Setup of zinc:
==> flow/design.v (excerpt) <==
module b8Xb8_s16( 
  input clk,
  input rst_n, 
  input [7:0] in1_0  ,
  input [7:0] in1_1  ,
  input [7:0] in1_2  ,
  input [7:0] in1_3  ,
  input [7:0] in1_4  ,
  input [7:0] in1_5  ,
  input [7:0] in1_6  ,
  input [7:0] in1_7  ,
  input [7:0] in1_8  ,
  input [7:0] in1_9  ,
  input [7:0] in1_10 ,
  input [7:0] in1_11 ,
  input [7:0] in1_12 ,
  input [7:0] in1_13 ,
  input [7:0] in1_14 ,
  input [7:0] in1_15 ,
  input [7:0] in2_0  ,
  input [7:0] in2_1  ,
  input [7:0] in2_2  ,
  input [7:0] in2_3  ,
  input [7:0] in2_4  ,
  input [7:0] in2_5  ,
  input [7:0] in2_6  ,
  input [7:0] in2_7  ,
  input [7:0] in2_8  ,
  input [7:0] in2_9  ,
  input [7:0] in2_10 ,
  input [7:0] in2_11 ,
  input [7:0] in2_12 ,
  input [7:0] in2_13 ,
  input [7:0] in2_14 ,
  input [7:0] in2_15 ,
  output [11:0] out
  );
Size in the first run: about 45,000 um2 of cells after synthesis.
export LEC_CHECK = 0
export CAP_MARGIN = 20
export CORE_MARGIN = 2
export CORE_UTILIZATION = 72
export PLACE_DENSITY = 0.66
export SETUP_SLACK_MARGIN = 0.67
export SLEW_MARGIN = 20
create_clock -name core_clock -period 5.28 [get_ports {clk}]
run.sh (not shown) runs the stock make flow with config.mk's settings and CLKGATE_MAP_FILE=.
Nothing crashed in zinc and all stages finished; the problem is that the final layout failed, the offending checks being negative setup slack.
The following lists how garnet was set up differently from zinc:
- an added CTS_CLUSTER_SIZE of 40
- a deleted SETUP_SLACK_MARGIN that had been 0.67
- a deleted PLACE_DENSITY that had been 0.66
- a change of CORE_UTILIZATION from 72 to 70
- a change of the clock period (ns, I/O delays scaled along) from 5.28 to 5.2
==> results <==
- Taking zinc as the reference point, the detailed-routing wirelength on met1 of garnet rises by about 3%.
- Wire length: garnet < zinc
- NOTE weighted congestion reported at the end of routability-driven placement zinc->garnet decreased by a few percent
- garnet had finished all stages when the layout checks came back failing, citing negative setup slack.
- Final non-filler cell area (lower): garnet
- Higher number of antenna violations at the first check in global routing among garnet and zinc: zinc
- In the metrics for garnet and zinc, the one carrying the higher average wire per cell in the routed design is zinc.
- Share of async-settable or async-resettable flops after synthesis came out exactly the same in garnet and zinc.
- zinc reports its launch point of the worst path as prod_6[8] while garnet reports prod_14[8].
What fjord does differently from garnet at the input level:
- setting PLACE_DENSITY_LB_ADDON to 0.26 for the first time
- changing CORE_UTILIZATION from 70 to 72
- changing CTS_CLUSTER_SIZE from 40 to 35
- changing the clock period (ns, I/O delays scaled along) from 5.2 to 3.69
[summary]
Diff fjord..garnet | quantity of I/O buffers inserted on ports | unchanged. From garnet to fjord, sequential area share after synthesis did not move at all. Going from garnet to fjord, die span in y moved down; total die size decreased by 1800 um2 relative to the old numbers; die outline width shrank by 1.4%; placed wire-length estimate increased about 30%. garnet completed end to end; final checks failed (negative setup slack). What ended fjord was a tool error in clock tree synthesis (4_1_cts); the run never finished.
Changes in willow relative to fjord:
- a deleted PLACE_DENSITY_LB_ADDON that had been 0.26
- an added MAX_ROUTING_LAYER of met4
- a deleted CTS_CLUSTER_SIZE that had been 35
- a change of CORE_UTILIZATION from 72 to 65
- a change of the clock period (ns, I/O delays scaled along) from 3.69 to 4.84
Findings:
- [willow] flow finished | final checks: failed | reasons: negative setup slack
- Diff fjord and willow: number of placement rows lower in fjord
- The portion of the post-synthesis area used by sequential elements was comparable across fjord and willow.
- Comparing the two runs side by side, willow comes out ahead of fjord on worst setup slack before clock tree synthesis.
- Cell area after placement for willow is lower than for fjord.

========
## run 1
b8Xb8_s16 again, from the RTL that the note above started with.
export LEC_CHECK = 0
export CAP_MARGIN = 20
export CORE_MARGIN = 2
export CORE_UTILIZATION = 72
export CTS_CLUSTER_SIZE = 23
export PLACE_DENSITY_LB_ADDON = 0.26
export SETUP_SLACK_MARGIN = -0.28
export SLEW_MARGIN = 20
create_clock -name core_clock -period 3.68 [get_ports {clk}]
No final results exist for run 1, since it was stopped by error GRT-0116 during global routing.
Here is what was changed in the inputs of run 2 compared with run 1.
-- flow/config.mk --
<<< run 1, line 9
export CORE_MARGIN = 2
export CORE_UTILIZATION = 72
export CTS_CLUSTER_SIZE = 23
export PLACE_DENSITY_LB_ADDON = 0.26
export SETUP_SLACK_MARGIN = -0.28
export SLEW_MARGIN = 20
>>> run 2, line 9
export CORE_MARGIN = 2
export CORE_UTILIZATION = 40
export SLEW_MARGIN = 20
==> flow/constraint.sdc <==
create_clock -name core_clock -period 5.74 [get_ports {clk}]
set_input_delay 1.1480 -clock core_clock [delete_from_list [all_inputs] [get_ports {clk}]]
set_output_delay 1.1480 -clock core_clock [all_outputs]
set_load 0.01 [all_outputs]
Results
On post-detailed-placement half-perimeter wirelength: run 2 sits below run 1.
Of run 2 and run 1, just one finished clean: run 2.
Run 1: it failed during global routing, and the tool reported GRT-0116.
Run 2 ends up with a floorplan utilization that is 33 points lower than in run 1.
Going from run 1 to run 2, number of buffers created by CTS went up 6, die area went up 79%, fraction of synthesis flops using an asynchronous set or reset pin held.
Input-level comparison between run 3 and run 2:
-- flow/config.mk --
<<< run 2, line 9
export CORE_MARGIN = 2
export CORE_UTILIZATION = 40
export SLEW_MARGIN = 20
>>> run 3, line 9
export CORE_MARGIN = 2
export CORE_UTILIZATION = 17
export SLEW_MARGIN = 20
Each of the runs, namely run 3 and run 2, reached the end of the flow and came out clean. Re floorplan die width: run 3 and run 2 aren't equal, and the lower value belongs to run 2. Taking run 2 as the reference, in run 3 initial antenna violation count saw an increase; design area up about 4.7%. | met1 layer wirelength in the final routing | lower: run 2 |. STATUS final critical-path required period: run 3 loses against run 2. [run 3] utilization of the core after routing fell 26 points relative to run 2. Diff run 3..run 2 | number of instances in the synthesized netlist | unchanged. On run 3: final clock period utilization by the worst path is 2.8 points higher than what run 2 gave.
The inputs of run 4 differ from those of run 3 as listed below.
-- flow/config.mk --
<<< run 3, line 7
export LEC_CHECK = 0
export CAP_MARGIN = 20
export CORE_MARGIN = 2
export CORE_UTILIZATION = 17
export SLEW_MARGIN = 20
>>> run 4, line 7
export LEC_CHECK = 0
export CAP_MARGIN = 0
export CORE_MARGIN = 2
export CORE_UTILIZATION = 72
export SLEW_MARGIN = 20
==> flow/constraint.sdc <==
create_clock -name core_clock -period 4.76 [get_ports {clk}]
set_input_delay 0.9520 -clock core_clock [delete_from_list [all_inputs] [get_ports {clk}]]
set_output_delay 0.9520 -clock core_clock [all_outputs]
set_load 0.01 [all_outputs]
Findings:
Nothing crashed in run 4 and all stages finished; the problem is that the final layout failed, the offending checks being negative setup slack.
[compare] base=run 3 new=run 4: sequential share of layout area has decreased; routed via count divided by cell count has increased.
Non-clock buffer count in run 4 vs run 3: up 556
Run 4 has final worst-path setup slack below what run 3 had.
Relative to run 4, the following input files were edited for run 5:
-- flow/config.mk --
<<< run 4, line 7
export LEC_CHECK = 0
export CAP_MARGIN = 0
export CORE_MARGIN = 2
export CORE_UTILIZATION = 72
export SLEW_MARGIN = 20
>>> run 5, line 7
export LEC_CHECK = 0
export CAP_MARGIN = 5
export CORE_MARGIN = 2
export CORE_UTILIZATION = 72
export CTS_CLUSTER_SIZE = 40
export SLEW_MARGIN = 20
==> flow/constraint.sdc <==
create_clock -name core_clock -period 5.2 [get_ports {clk}]
set_input_delay 1.0400 -clock core_clock [delete_from_list [all_inputs] [get_ports {clk}]]
set_output_delay 1.0400 -clock core_clock [all_outputs]
set_load 0.01 [all_outputs]
==> results <==
[run 4] flow finished | final checks: failed | reasons: negative setup slack
Layout checks on run 5: not met. Flow itself completed; violations: negative setup slack.
Setup-violating endpoint count in the final report is lower on run 5
The higher final instance count without filler cells of run 5 and run 4 is in run 4.
Compare run 5 and run 4 | area overhead of the layout relative to synthesis higher: run 4
Run 4 vs run 5, critical path capture point: psum[19] vs psum[13]
Here is what was changed in the inputs of run 6 compared with run 5.
-- flow/config.mk --
<<< run 5, line 10
export CORE_UTILIZATION = 72
export CTS_CLUSTER_SIZE = 40
export SLEW_MARGIN = 20
>>> run 6, line 10
export CORE_UTILIZATION = 72
export SETUP_SLACK_MARGIN = 1.51
export SLEW_MARGIN = 20
==> flow/constraint.sdc <==
create_clock -name core_clock -period 5.22 [get_ports {clk}]
set_input_delay 1.0440 -clock core_clock [delete_from_list [all_inputs] [get_ports {clk}]]
set_output_delay 1.0440 -clock core_clock [all_outputs]
set_load 0.01 [all_outputs]
[summary]
- [run 6] flow finished | final checks: failed | reasons: negative setup slack
- Higher final worst setup slack was reported by run 5, not run 6.
- Side by side, worst hold slack turned out lower in run 6 than in run 5.
- As of run 6, count of buffers not belonging to the clock network in the layout had risen by a little under 10% compared to run 5.
- Looking at period utilization, run 6 sits 22 points above run 5.
- [compare] base=run 5 new=run 6: critical path depth went up 1.
- Run 5 ended up with psum[13] as its critical path endpoint; run 6 ended up with psum[19].
- Relative to run 5, utilization has increased by 6.1 points in run 6.
- Run 6 vs run 5 — sequential share of layout area dropped 0.80 points.
- From run 5 to run 6 the numbers moved as follows: wire length of the first global-routing pass went up by 13%.

========
b8Xb8_s16 again, from the RTL that the note above started with.
// b8Xb8_s16
module b8Xb8_s16( 
  input clk,
  input rst_n, 
  input [7:0] in1_0  ,
  input [7:0] in1_1  ,
  input [7:0] in1_2  ,
  input [7:0] in1_3  ,
  input [7:0] in1_4  ,
  input [7:0] in1_5  ,
  input [7:0] in1_6  ,
  input [7:0] in1_7  ,
  input [7:0] in1_8  ,
  input [7:0] in1_9  ,
  input [7:0] in1_10 ,
  input [7:0] in1_11 ,
  input [7:0] in1_12 ,
  input [7:0] in1_13 ,
  input [7:0] in1_14 ,
  input [7:0] in1_15 ,
  input [7:0] in2_0  ,
  input [7:0] in2_1  ,
  input [7:0] in2_2  ,
  input [7:0] in2_3  ,
  input [7:0] in2_4  ,
  input [7:0] in2_5  ,
  input [7:0] in2_6  ,
  input [7:0] in2_7  ,
  input [7:0] in2_8  ,
  input [7:0] in2_9  ,
  input [7:0] in2_10 ,
  input [7:0] in2_11 ,
  input [7:0] in2_12 ,
  input [7:0] in2_13 ,
  input [7:0] in2_14 ,
  input [7:0] in2_15 ,
  output [11:0] out
  );
  reg [19:0] psum;
  reg [15:0] prod_0  ;
  reg [15:0] prod_1  ;
  reg [15:0] prod_2  ;
  reg [15:0] prod_3  ;
  reg [15:0] prod_4  ;
  reg [15:0] prod_5  ;
  reg [15:0] prod_6  ;
  reg [15:0] prod_7  ;
  reg [15:0] prod_8  ;
  reg [15:0] prod_9  ;
  reg [15:0] prod_10 ;
  reg [15:0] prod_11 ;
  reg [15:0] prod_12 ;
  reg [15:0] prod_13 ;
  reg [15:0] prod_14 ;
  reg [15:0] prod_15 ;
  always @(negedge rst_n or posedge clk) begin
    if (rst_n == 1'b0) begin
      prod_0  <= 16'b0;
      prod_1  <= 16'b0;
      prod_2  <= 16'b0;
      prod_3  <= 16'b0;
      prod_4  <= 16'b0;
      prod_5  <= 16'b0;
      prod_6  <= 16'b0;
      prod_7  <= 16'b0;
      prod_8  <= 16'b0;
      prod_9  <= 16'b0;
      prod_10 <= 16'b0;
      prod_11 <= 16'b0;
      prod_12 <= 16'b0;
      prod_13 <= 16'b0;
      prod_14 <= 16'b0;
      prod_15 <= 16'b0;
      psum <= 20'b0;
    end else begin
      prod_0  <= in1_0  * in2_0  ;
      prod_1  <= in1_1  * in2_1  ;
      prod_2  <= in1_2  * in2_2  ;
      prod_3  <= in1_3  * in2_3  ;
      prod_4  <= in1_4  * in2_4  ;
      prod_5  <= in1_5  * in2_5  ;
      prod_6  <= in1_6  * in2_6  ;
      prod_7  <= in1_7  * in2_7  ;
      prod_8  <= in1_8  * in2_8  ;
      prod_9  <= in1_9  * in2_9  ;
      prod_10 <= in1_10 * in2_10 ;
      prod_11 <= in1_11 * in2_11 ;
      prod_12 <= in1_12 * in2_12 ;
      prod_13 <= in1_13 * in2_13 ;
      prod_14 <= in1_14 * in2_14 ;
      prod_15 <= in1_15 * in2_15 ;
  ...
Settings: LEC_CHECK=0, CAP_MARGIN=20, CORE_MARGIN=3, CORE_UTILIZATION=69, GPL_TIMING_DRIVEN=1, SETUP_SLACK_MARGIN=0.55, SLEW_MARGIN=20; clock period 6.53 ns.
==> next run, changes <==
--- a/flow/config.mk
+++ b/flow/config.mk
@@ -8,3 +8,5 @@
-export CAP_MARGIN = 20
-export CORE_MARGIN = 3
-export CORE_UTILIZATION = 69
+export CAP_MARGIN = 35
+export CELL_PAD_IN_SITES_GLOBAL_PLACEMENT = 3
+export CORE_ASPECT_RATIO = 1.42
+export CORE_MARGIN = 8
+export CORE_UTILIZATION = 34
@@ -11,0 +14 @@
+export HOLD_SLACK_MARGIN = 0.28
Effect: The changed run went through all stages and came out clean; global-route usage decreases by 12 points; design area goes up by a few percent; fmax goes down by a few percent; synthesized area does not change; non-clock buffer count climbs by 38; sequential cell count does not change; hold slack stays flat; clock-buffer cell count went up by 4.
==> next run, changes <==
==> flow/config.mk (replaced) <==
export PLATFORM = sky130hd
export DESIGN_NAME = b8Xb8_s16
export DESIGN_NICKNAME = b8Xb8_s16
export VERILOG_FILES = /design/flow/design.v
export SDC_FILE = /design/flow/constraint.sdc
export NUM_CORES = 4
export LEC_CHECK = 0
export CAP_MARGIN = 20
export CORE_MARGIN = 2
export CORE_UTILIZATION = 66
export MAX_ROUTING_LAYER = met4
export SLEW_MARGIN = 20
==> flow/constraint.sdc (replaced) <==
create_clock -name core_clock -period 4.84 [get_ports {clk}]
set_input_delay 0.9680 -clock core_clock [delete_from_list [all_inputs] [get_ports {clk}]]
set_output_delay 0.9680 -clock core_clock [all_outputs]
set_load 0.01 [all_outputs]
What happened: The changed run reached the layout checks and failed them: setup timing. Worst setup slack is worse by 1.2 ns. Via count rises by 12%. Hold slack is worse by 0.25 ns. Count of clock-buffer cells in the layout rises by 2. Routed wire length falls by 15%. Design area rises by 8.0%. Flip-flop count does not change.
==> next run, changes <==
--- a/flow/config.mk
+++ b/flow/config.mk
@@ -10,2 +10,2 @@
-export CORE_UTILIZATION = 66
-export MAX_ROUTING_LAYER = met4
+export CORE_UTILIZATION = 72
+export PLACE_DENSITY_LB_ADDON = 0.26
==> flow/constraint.sdc (replaced) <==
create_clock -name core_clock -period 5.47 [get_ports {clk}]
set_input_delay 1.0940 -clock core_clock [delete_from_list [all_inputs] [get_ports {clk}]]
set_output_delay 1.0940 -clock core_clock [all_outputs]
set_load 0.01 [all_outputs]
What happened:
- The changed run finished but failed the layout checks on setup timing
- sequential share of layout area increases by 0.76 points
- critical path depth is higher by 1
- via count goes up by a few percent
- core utilization goes up by 2.1 points

========
run A:
b8Xb8_s16 again, from the RTL that the note above started with.
## b8Xb8_s16
module b8Xb8_s16( 
  input clk,
  input rst_n, 
  input [7:0] in1_0  ,
  input [7:0] in1_1  ,
  input [7:0] in1_2  ,
  input [7:0] in1_3  ,
  input [7:0] in1_4  ,
  input [7:0] in1_5  ,
  input [7:0] in1_6  ,
  input [7:0] in1_7  ,
  input [7:0] in1_8  ,
  input [7:0] in1_9  ,
  input [7:0] in1_10 ,
  input [7:0] in1_11 ,
  input [7:0] in1_12 ,
  input [7:0] in1_13 ,
  input [7:0] in1_14 ,
  input [7:0] in1_15 ,
  input [7:0] in2_0  ,
  input [7:0] in2_1  ,
  input [7:0] in2_2  ,
  input [7:0] in2_3  ,
  input [7:0] in2_4  ,
  input [7:0] in2_5  ,
  input [7:0] in2_6  ,
  input [7:0] in2_7  ,
  input [7:0] in2_8  ,
  input [7:0] in2_9  ,
  input [7:0] in2_10 ,
  input [7:0] in2_11 ,
  input [7:0] in2_12 ,
  input [7:0] in2_13 ,
  input [7:0] in2_14 ,
  input [7:0] in2_15 ,
  output [11:0] out
  );
Settings: LEC_CHECK=0, CAP_MARGIN=20, CORE_MARGIN=2, CORE_UTILIZATION=72, CTS_CLUSTER_SIZE=54, PLACE_DENSITY=0.65, SETUP_SLACK_MARGIN=1.34, SLEW_MARGIN=20; clock period 5.28 ns.
To summarise run A: no stage aborted, but the layout did not pass its checks, failing on setup timing.
[inputs] run B vs run A
Settings: changing CORE_UTILIZATION from 72 to 66; removing CTS_CLUSTER_SIZE (formerly 54); removing PLACE_DENSITY (formerly 0.65).
## What came out
What the final checks of run B revealed, after a flow that finished every stage, was a layout that fails on setup timing. From run B to run A, post-synthesis cell count from yosys did not move at all. Lower part of the cycle the worst path needs goes to run B over run A. [compare] base=run A new=run B: number of gates given a new drive strength after cts +75, transition time of the tightest slew-check pin increased by 31 ps relative to the old numbers. Run B -> run A: synthesized area delta 0, exact match. Setup slack: run B more than run A.
[inputs] run C vs run B
Settings: CORE_UTILIZATION now 40, was 66; SETUP_SLACK_MARGIN no longer set, was 1.34; the clock period (ns, I/O delays scaled along) now 7.5, was 5.28.
Notes after the runs:
- Run C ended with every stage complete and zero timing, DRC or antenna violations.
- The number of standard cells in the final layout excluding fillers in run C sits 126 above the value recorded for run B.
- From run B to run C, count of antenna-violating nets left after detailed routing did not move at all.
- Changes observed in run C relative to run B: hold slack picked up an extra 400 ps, post-synth area from yosys stat roughly the same.
- Setup slack delta for run C relative to run B: 2010 ps higher
Input-level comparison between run D and run C:
Settings: a change of SLEW_MARGIN from 20 to 25; a change of CAP_MARGIN from 20 to 40; an added CELL_PAD_IN_SITES_GLOBAL_PLACEMENT of 2; an added HOLD_SLACK_MARGIN of 0.02; an added ABC_AREA of 1; an added GPL_TIMING_DRIVEN of 0; an added CTS_CLUSTER_SIZE of 68.
--- outcome ---
Delta (run D minus run C): clock-pin transition on the worst setup and hold timing paths stayed essentially flat, via count now sits higher.
Number of antenna violations at the first check in global routing (lower): run C
Summary of run D over run C: setup slack has increased, overall track demand over capacity in global routing now sits higher, synthesis-to-layout area growth -5.5 points.
